==> inputs of job 1710 <==
## alu16
module alu16(clk, rst, a, b, ctrl, res, R15);
	input clk, rst;
	input [15:0] a, b;
	input [3:0] ctrl;
	output reg [15:0] res;
	output reg [15:0] R15;
	wire [15:0] alu_res, alu_R15;
	wire res_we, R15_we;
	ALU u_alu(.a(a), .b(b), .ctrl(ctrl), .res(alu_res), .R15(alu_R15), .res_we(res_we), .R15_we(R15_we));
	always @(posedge clk, negedge rst) begin
		if (~rst) begin
			res <= 16'h0000;
			R15 <= 16'h0000;
		end
		else begin
			if (res_we)
				res <= alu_res;
			if (R15_we)
				R15 <= alu_R15;
		end
	end
endmodule
export LEC_CHECK = 0
export CAP_MARGIN = 20
export CORE_MARGIN = 2
export CORE_UTILIZATION = 68
export CTS_CLUSTER_DIAMETER = 28
export MAX_ROUTING_LAYER = met4
export SETUP_SLACK_MARGIN = 5.0
export SLEW_MARGIN = 20
create_clock -name core_clock -period 40.0 [get_ports {clk}]
run.sh (not shown) runs the stock make flow with config.mk's settings and CLKGATE_MAP_FILE=.
==> job 9006 (differences from job 1710) <==
Settings changed: CORE_UTILIZATION 68 to 65, CTS_CLUSTER_DIAMETER 28 to default, MAX_ROUTING_LAYER met4 to default.
==> job 3222 (differences from job 1710) <==
Settings changed: ABC_AREA from default to 1, CORE_UTILIZATION 68 to 58, CTS_CLUSTER_DIAMETER 28 to 24, MAX_ROUTING_LAYER met4 to default, TNS_END_PERCENT from default to 5.
==> flow/constraint.sdc (replaced) <==
create_clock -name core_clock -period 21.5 [get_ports {clk}]
set_input_delay 4.3000 -clock core_clock [delete_from_list [all_inputs] [get_ports {clk}]]
set_output_delay 4.3000 -clock core_clock [all_outputs]
set_load 0.01 [all_outputs]
==> results_slide.txt <==
Flow Results at a Glance

Placed design
  – Placed Area: 24,800 sq um

Run status
  – Status: no timing/DRC/antenna violations

Synth
  – Sequential element share of the synthesized area: 3.57%
  – Simple-gate share of the synthesized area: 20.8%

Clock tree
  – Post-CTS Resized: 340

Global route
  – Met3 usage in global routing: 13.7%
the above is filed under job 9006

==> results_slide.txt <==
Flow Results at a Glance

Run status
  – Status: did not finish
  – Halt Stage: 5_1_grt
  – First Error: [ERROR GRT-0232] Routing congestion too high. Check the congestion heatmap in the GUI.

Synth
  – Sequential element share of the synthesized area: 3.57%
  – Simple-gate share of the synthesized area: 20.8%
  – Area leader, netlist: fa_1

Placed design
  – Placed Area: 24,700 sq um

Clock tree
  – Post CTS Setup Buffer Count: 244
  – Post-CTS Resized: 347
the above is filed under job 1710

==> results_slide.txt <==
Flow Results at a Glance

Final layout
  – Logic Gate Count: 2,561
  – Number of ordinary inverters in the final layout: 690

Synth
  – Simple-gate share of the synthesized area: 30.3%

Timing
  – Final setup violation count: 32
  – Worst setup margin: -8.92 ns

Placed design
  – Placed Area: 30,000 sq um

Global route
  – Met3 usage in global routing: 10.2%

Clock tree
  – Post-CTS Resized: 79

Run status
  – Status: complete, but fails checks
  – Layout Check Failures: setup timing
the above is filed under job 3222


==> v35 <==
==> flow/design.v <==
module ALU (a,b,ctrl,res,R15,res_we,R15_we);
	input signed [15:0] a,b;
	input [3:0] ctrl;
	output reg signed [15:0] res;
	output reg signed [15:0] R15;
	output reg res_we, R15_we;
	always@(*)begin
		res = 16'sd0;
		R15 = 16'sd0;
		res_we = 1'b1;
		R15_we = 1'b0;
		case(ctrl)
			3'b000: begin
						res = a + b;
					end
			3'b001: begin
						res = a - b;
					end
			3'b010: begin
						{R15,res} = a * b;
						R15_we = 1'b1;
					end
			3'b011: begin
						R15_we = 1'b1;
						if (b == 16'sd0) begin
							res = -16'sd1;
							R15 = a;
						end
						else begin
							res = a / b;
							R15 = a % b;
						end
					end
			3'b100: begin
						res = a & b;
					end
			3'b101: begin
						res = a | b;
					end
			default: begin
						res_we = 1'b0;
					end
		endcase
	end
endmodule
module alu16(clk, rst, a, b, ctrl, res, R15);
	input clk, rst;
	input [15:0] a, b;
	input [3:0] ctrl;
	output reg [15:0] res;
	output reg [15:0] R15;
	wire [15:0] alu_res, alu_R15;
	wire res_we, R15_we;
	ALU u_alu(.a(a), .b(b), .ctrl(ctrl), .res(alu_res), .R15(alu_R15), .res_we(res_we), .R15_we(R15_we));
	always @(posedge clk, negedge rst) begin
		if (~rst) begin
			res <= 16'h0000;
			R15 <= 16'h0000;
		end
		else begin
			if (res_we)
				res <= alu_res;
			if (R15_we)
				R15 <= alu_R15;
		end
	end
endmodule
==> flow/run.sh <==
#!/bin/bash
# the make line also repeats each setting of config.mk as NAME=value (left out here)
make -C /OpenROAD-flow-scripts/flow DESIGN_CONFIG=/design/flow/config.mk WORK_HOME=/design/flow/orfs CLKGATE_MAP_FILE= finish
==> flow/config.mk <==
export PLATFORM = sky130hd
export DESIGN_NAME = alu16
export DESIGN_NICKNAME = alu16
export VERILOG_FILES = /design/flow/design.v
export SDC_FILE = /design/flow/constraint.sdc
export NUM_CORES = 4
export LEC_CHECK = 0
export ABC_AREA = 1
export CAP_MARGIN = 20
export CELL_PAD_IN_SITES_DETAIL_PLACEMENT = 0
export CELL_PAD_IN_SITES_GLOBAL_PLACEMENT = 3
export CORE_ASPECT_RATIO = 1.99
export CORE_MARGIN = 3
export CORE_UTILIZATION = 35
export CTS_CLUSTER_DIAMETER = 359
export CTS_CLUSTER_SIZE = 99
export GPL_ROUTABILITY_DRIVEN = 0
export GPL_TIMING_DRIVEN = 0
export MAX_ROUTING_LAYER = met4
export MIN_ROUTING_LAYER = met1
export PLACE_DENSITY = 0.76
export SETUP_SLACK_MARGIN = 5.0
export SLEW_MARGIN = 20
export TNS_END_PERCENT = 50
==> flow/constraint.sdc <==
create_clock -name core_clock -period 31.6 [get_ports {clk}]
set_input_delay 6.3200 -clock core_clock [delete_from_list [all_inputs] [get_ports {clk}]]
set_output_delay 6.3200 -clock core_clock [all_outputs]
set_load 0.01 [all_outputs]
==> v19: changes against v35 <==
- ABC_AREA: 1 -> unset
- CELL_PAD_IN_SITES_DETAIL_PLACEMENT: 0 -> unset
- CELL_PAD_IN_SITES_GLOBAL_PLACEMENT: 3 -> unset
- CORE_ASPECT_RATIO: 1.99 -> unset
- CORE_MARGIN: 3 -> 2
- CORE_UTILIZATION: 35 -> 69
- CTS_CLUSTER_DIAMETER: 359 -> 219
- CTS_CLUSTER_SIZE: 99 -> 15
- GPL_ROUTABILITY_DRIVEN: 0 -> unset
- GPL_TIMING_DRIVEN: 0 -> unset
- MAX_ROUTING_LAYER: met4 -> unset
- MIN_ROUTING_LAYER: met1 -> unset
- PLACE_DENSITY: 0.76 -> unset
- TNS_END_PERCENT: 50 -> unset
==> flow/constraint.sdc (replaced) <==
create_clock -name core_clock -period 40.0 [get_ports {clk}]
set_input_delay 8.0000 -clock core_clock [delete_from_list [all_inputs] [get_ports {clk}]]
set_output_delay 8.0000 -clock core_clock [all_outputs]
set_load 0.01 [all_outputs]
==> flow_summary.ini <==
; implementation run metrics
[die]
dieArea_mm2 = 0.03400
die_y_um = 184.4
initCoreUtil_pct = 69.54
core_area_mm2 = 0.03229

[yosys]
top_cells_by_count = inv_1 (345), nand2_1 (304), fa_1 (264)
syn_area_mm2 = 0.02245
fp_nets = 3438
yosysChipArea_mm2 = 0.02245

[cts]
post-cts-setup-buffer-count = 227
cts_resized = 305

[run_status]
stop_error = [ERROR GRT-0232] Routing congestion too high. Check the congestion heatmap in the GUI.
outcome = did not finish
haltStage = 5_1_grt

[grt]
use_met2_pct = 94.80
use_met1_pct = 79.38
gr-total-overflow = 52
-- figures above: v19

==> flow_summary.ini <==
; implementation run metrics
[yosys]
yosysWarnings = 2
fp_nets = 3939
yosysChipArea_mm2 = 0.02248
syn_area_mm2 = 0.02248

[run_status]
so_faults = negative setup slack
outcome = failed layout checks

[die]
initCoreUtil_pct = 35.44
die_y_um = 363.5

[grt]
use_met1_pct = 27.24
grt_start_max_net_pins = 25
gr-total-overflow = 0

[final_timing]
worst_slack_ps = -190.9
setup_viol = 10

[cts]
cts_resized = 479
post-cts-setup-buffer-count = 233
-- figures above: v35


==> 02-23 <==
// alu16: RTL as listed in full above, without the edits since
make LEC_CHECK=0 ABC_AREA=0 CAP_MARGIN=20 CORE_MARGIN=9 CORE_UTILIZATION=58 CTS_CLUSTER_DIAMETER=304 CTS_CLUSTER_SIZE=22 PLACE_DENSITY=0.35 SLEW_MARGIN=20 TNS_END_PERCENT=15 finish   # period 40.0 ns
==> 03-10 (differences from 02-23) <==
==> flow/config.mk (replaced) <==
export PLATFORM = sky130hd
export DESIGN_NAME = alu16
export DESIGN_NICKNAME = alu16
export VERILOG_FILES = /design/flow/design.v
export SDC_FILE = /design/flow/constraint.sdc
export NUM_CORES = 4
export LEC_CHECK = 0
export CAP_MARGIN = 20
export CORE_MARGIN = 2
export CORE_UTILIZATION = 40
export SETUP_SLACK_MARGIN = 1.0
export SLEW_MARGIN = 20
==> 02-17 (differences from 02-23) <==
==> flow/config.mk (replaced) <==
export PLATFORM = sky130hd
export DESIGN_NAME = alu16
export DESIGN_NICKNAME = alu16
export VERILOG_FILES = /design/flow/design.v
export SDC_FILE = /design/flow/constraint.sdc
export NUM_CORES = 4
export LEC_CHECK = 0
export CAP_MARGIN = 20
export CORE_MARGIN = 2
export CORE_UTILIZATION = 65
export CTS_CLUSTER_DIAMETER = 28
export SETUP_SLACK_MARGIN = 5.0
export SLEW_MARGIN = 20
==> qor summary <==
| item | 02-17 | 03-10 | 02-23 |
|---|---|---|---|
| Total clock network power | 44.2 uW | 42.2 uW | 51.1 uW |
| Peak clock frequency supported by timing | 26.95 MHz | 26.19 MHz | 25.80 MHz |
| Logic Gate Count | 2387 | 2385 | 2384 |
| Wire length the detailed router placed on met1 | 32520 um | 37820 um | 32480 um |
| Vias in the first global route | 26260 | 23210 | 23550 |
| Status | no timing/DRC/antenna violations | no timing/DRC/antenna violations | no timing/DRC/antenna violations |
| Number of DRC violations after detailed-routing iteration 0 | 4066 | 2308 | 2143 |
| Detailed-placement wirelength estimate | 68440 um | 71270 um | 67630 um |
| Net switching power | 1.734 mW | 1.411 mW | 1.384 mW |
| Chip area | 36050 um2 | 58050 um2 | 46120 um2 |
| Total sequential power | 61.1 uW | 58.3 uW | 57.1 uW |
| Initial standard-cell utilization of the core | 65.49% | 40.60% | 59.19% |
| Number of stages on the worst setup path | 150 | 143 | 150 |
| Wire length on met3 | 16210 um | 6530 um | 9052 um |
| Proportion of cell area occupied by registers | 2.705% | 2.984% | 3.130% |
| Slew of the pin with the lowest slew margin | 1.135 ns | 0.9914 ns | 1.028 ns |
| NumNets Final | 3769 | 3612 | 3583 |

==> inputs of run a <==
// alu16: RTL as listed in full above, without the edits since
export LEC_CHECK = 0
export CAP_MARGIN = 20
export CORE_MARGIN = 2
export CORE_UTILIZATION = 40
export SETUP_SLACK_MARGIN = 1.0
export SLEW_MARGIN = 20
create_clock -name core_clock -period 38.7 [get_ports {clk}]
==> run b: changes against run a <==
--- a/flow/config.mk
+++ b/flow/config.mk
@@ -7,5 +7,7 @@
 export LEC_CHECK = 0
+export ABC_AREA = 1
 export CAP_MARGIN = 20
 export CORE_MARGIN = 2
-export CORE_UTILIZATION = 40
+export CORE_UTILIZATION = 65
+export CTS_CLUSTER_SIZE = 97
 export SETUP_SLACK_MARGIN = 1.0
==> flow/constraint.sdc (replaced) <==
create_clock -name core_clock -period 20.8 [get_ports {clk}]
set_input_delay 4.1600 -clock core_clock [delete_from_list [all_inputs] [get_ports {clk}]]
set_output_delay 4.1600 -clock core_clock [all_outputs]
set_load 0.01 [all_outputs]
==> results <==
- Run b did not get past 5_1_grt. Run a completed without violations.
- In synthesized area, run a and run b hardly differ.
- Against run a, the synthesized cell count of run b is larger by about 17%.
- In run a the die area is larger than in run b, by about 60%.
==> figures <==
metric	run a	run b
Outcome	no timing/DRC/antenna violations	stopped before the end
Stage where the flow stopped	-	5_1_grt
Post-synthesis instance area	22500 µm²	22500 µm²
Count of distinct cell types in the synthesized netlist	101	64
Nets in the synthesized netlist	3438	3939
Dpl ws	-1.08 ns	-9.33 ns
Xor/xnor share of the synthesized area	0.0713	0.0405
Number of rows created at floorplan	86	68
Mapped Cells	2892	3393
Fp util	0.406	0.656
Most popular library cell in the synthesized design by count	inv_1	nand2_1
Number of buffers inserted by post-CTS setup repair	13	133
Die W	241 µm	190 µm
Floorplan core area	55300 µm²	34300 µm²
Fa+ha+maj area frac	0.375	0.371
Area fraction in compound gates after synthesis	0.209	0.112
Post-DP Area	25200 µm²	30200 µm²
YS chip area	22500 µm²	22500 µm²
No activity file was given, so power comes from the tool's default toggle rates.
